==> 07-04: inputs <==
==> flow/design.v (excerpt) <==
module conv_mac_unit (
	input wire aclk,
	input wire aresetn,
	input wire aclken,
	input wire[1:0] calfmt,
	input wire[8*16-1:0] mac_in_ftm,
	input wire[8*16-1:0] mac_in_wgt,
	input wire mac_in_ftm_masked,
	input wire[1:0] mac_in_info_along,
	input wire mac_in_valid,
	output wire[7:0] mac_out_exp,
	output wire[39:0] mac_out_frac,
	output wire[1:0] mac_out_info_along,
	output wire mac_out_valid
);
==> flow/config.mk <==
export PLATFORM = sky130hd
export DESIGN_NAME = conv_mac_unit
export DESIGN_NICKNAME = conv_mac_unit
export VERILOG_FILES = /design/flow/design.v
export SDC_FILE = /design/flow/constraint.sdc
export NUM_CORES = 4
export LEC_CHECK = 0
export ABC_AREA = 1
export CAP_MARGIN = 20
export CORE_MARGIN = 2
export CORE_UTILIZATION = 60
export CTS_CLUSTER_SIZE = 99
export SLEW_MARGIN = 20
==> flow/constraint.sdc <==
create_clock -name core_clock -period 4.27 [get_ports {aclk}]
set_input_delay 0.8540 -clock core_clock [delete_from_list [all_inputs] [get_ports {aclk}]]
set_output_delay 0.8540 -clock core_clock [all_outputs]
set_load 0.01 [all_outputs]
run.sh (not shown) runs the stock make flow with config.mk's settings and CLKGATE_MAP_FILE=.
==> inputs of 08-25, as changes to 07-04 <==
==> flow/config.mk (replaced) <==
export PLATFORM = sky130hd
export DESIGN_NAME = conv_mac_unit
export DESIGN_NICKNAME = conv_mac_unit
export VERILOG_FILES = /design/flow/design.v
export SDC_FILE = /design/flow/constraint.sdc
export NUM_CORES = 4
export LEC_CHECK = 0
export CAP_MARGIN = 20
export CORE_MARGIN = 2
export CORE_UTILIZATION = 53
export SLEW_MARGIN = 20
==> flow/constraint.sdc (replaced) <==
create_clock -name core_clock -period 6.58 [get_ports {aclk}]
set_input_delay 1.3160 -clock core_clock [delete_from_list [all_inputs] [get_ports {aclk}]]
set_output_delay 1.3160 -clock core_clock [all_outputs]
set_load 0.01 [all_outputs]
==> notes <==
07-04 finished with setup timing left. 08-25 ran to the end with no violations.
In 07-04 the register-to-register slack is lower than in 08-25, by 1.7 ns.
In 07-04 the clock skew is higher than in 08-25, by 0.0083 ns.
Between 07-04 and 08-25, the lower die area is in 07-04 (gap 7.6%, measured against 08-25).
Against 07-04, the synthesized cell count of 08-25 is smaller by 18%.
Of 08-25 and 07-04, 07-04 has the higher cell count (gap about 20%, measured against 07-04).
Against 08-25, the utilization of 07-04 is higher by 17 points.
==> figures <==
quantity	08-25	07-04
CP bufs+invs	3	5
Placed cell area	0.1669 mm2	0.1865 mm2
Wire length the detailed router placed on met1	197.6 mm	204.6 mm
Critical path launch point	mac_cell_u.mul_op_a_arr_d1[6][10]	mac_cell_u.mul_op_b_arr_d1[1][3]
Fillers	25800	19180
Final critical delay including setup and external delays	6.431 ns	5.785 ns
Initial antenna violation count	31	17
Setup violators final	0	206
Multi-input gate area	0.1031 mm2	0.1098 mm2
Final instance area	0.1736 mm2	0.2051 mm2
Status	finished clean	failed layout checks
Layout check failures	-	setup timing
Die Area	0.2995 mm2	0.2769 mm2
Non-clock buffers	987	2958
Die span in y	547.3 um	526.2 um

* * *

==> inputs of 08-22 <==
Starting RTL as in the previous note.
// conv_mac_unit
module conv_mac_unit (
	input wire aclk,
	input wire aresetn,
	input wire aclken,
	input wire[1:0] calfmt,
	input wire[8*16-1:0] mac_in_ftm,
	input wire[8*16-1:0] mac_in_wgt,
	input wire mac_in_ftm_masked,
	input wire[1:0] mac_in_info_along,
	input wire mac_in_valid,
	output wire[7:0] mac_out_exp,
	output wire[39:0] mac_out_frac,
	output wire[1:0] mac_out_info_along,
	output wire mac_out_valid
);
Settings: LEC_CHECK=0, CAP_MARGIN=30, CORE_MARGIN=2, CORE_UTILIZATION=72, CTS_CLUSTER_SIZE=71, GPL_ROUTABILITY_DRIVEN=1, PLACE_DENSITY_LB_ADDON=0.06, SETUP_SLACK_MARGIN=1.65, SLEW_MARGIN=10; clock period 5.54 ns.
==> 01-06: changes against 08-22 <==
Settings changed: CAP_MARGIN 30 to 20, CORE_UTILIZATION 72 to 58, CTS_CLUSTER_SIZE 71 to unset, GPL_ROUTABILITY_DRIVEN 1 to unset, PLACE_DENSITY_LB_ADDON 0.06 to unset, SETUP_SLACK_MARGIN 1.65 to unset, SLEW_MARGIN 10 to 20.
==> flow/constraint.sdc (replaced) <==
create_clock -name core_clock -period 7.55 [get_ports {aclk}]
set_input_delay 1.5100 -clock core_clock [delete_from_list [all_inputs] [get_ports {aclk}]]
set_output_delay 1.5100 -clock core_clock [all_outputs]
set_load 0.01 [all_outputs]
==> comparison table <==
                                                                            01-06                     08-22
Average wire per cell in the routed design                                21.9 um                   22.3 um
Placed Cells                                                                19400                     20000
Accumulated negative setup slack                                             0 ps                 -66640 ps
Global routing usage on met2                                                50.7%                     64.5%
Outcome                                                            finished clean  finished with violations
Layout check failures                                                           -      negative setup slack
Count of warning messages emitted by the tools                                 42                        30
Largest incremental delay on the critical path                             820 ps                    590 ps
Clock period minus worst slack                                            7020 ps                   6550 ps
Worst-case hold slack                                                      396 ps                    220 ps
Number of non-clock buffers                                                   435                      2099
Area of the core region                                              268000 sq um              217000 sq um
Row Count                                                                     190                       171
Multi-input combinational cell area                                  103000 sq um              106000 sq um
TAP cells                                                                    3552                      2854
Number of antenna violations at the first check in global routing              22                        33
Cells resized by post-CTS repair                                                0                       691
Multi-input gate share of the layout cell area                              61.1%                     57.6%
Worst min path class                                                   reg -> reg               in -> async
Vias per Instance                                                            5.87                      6.19
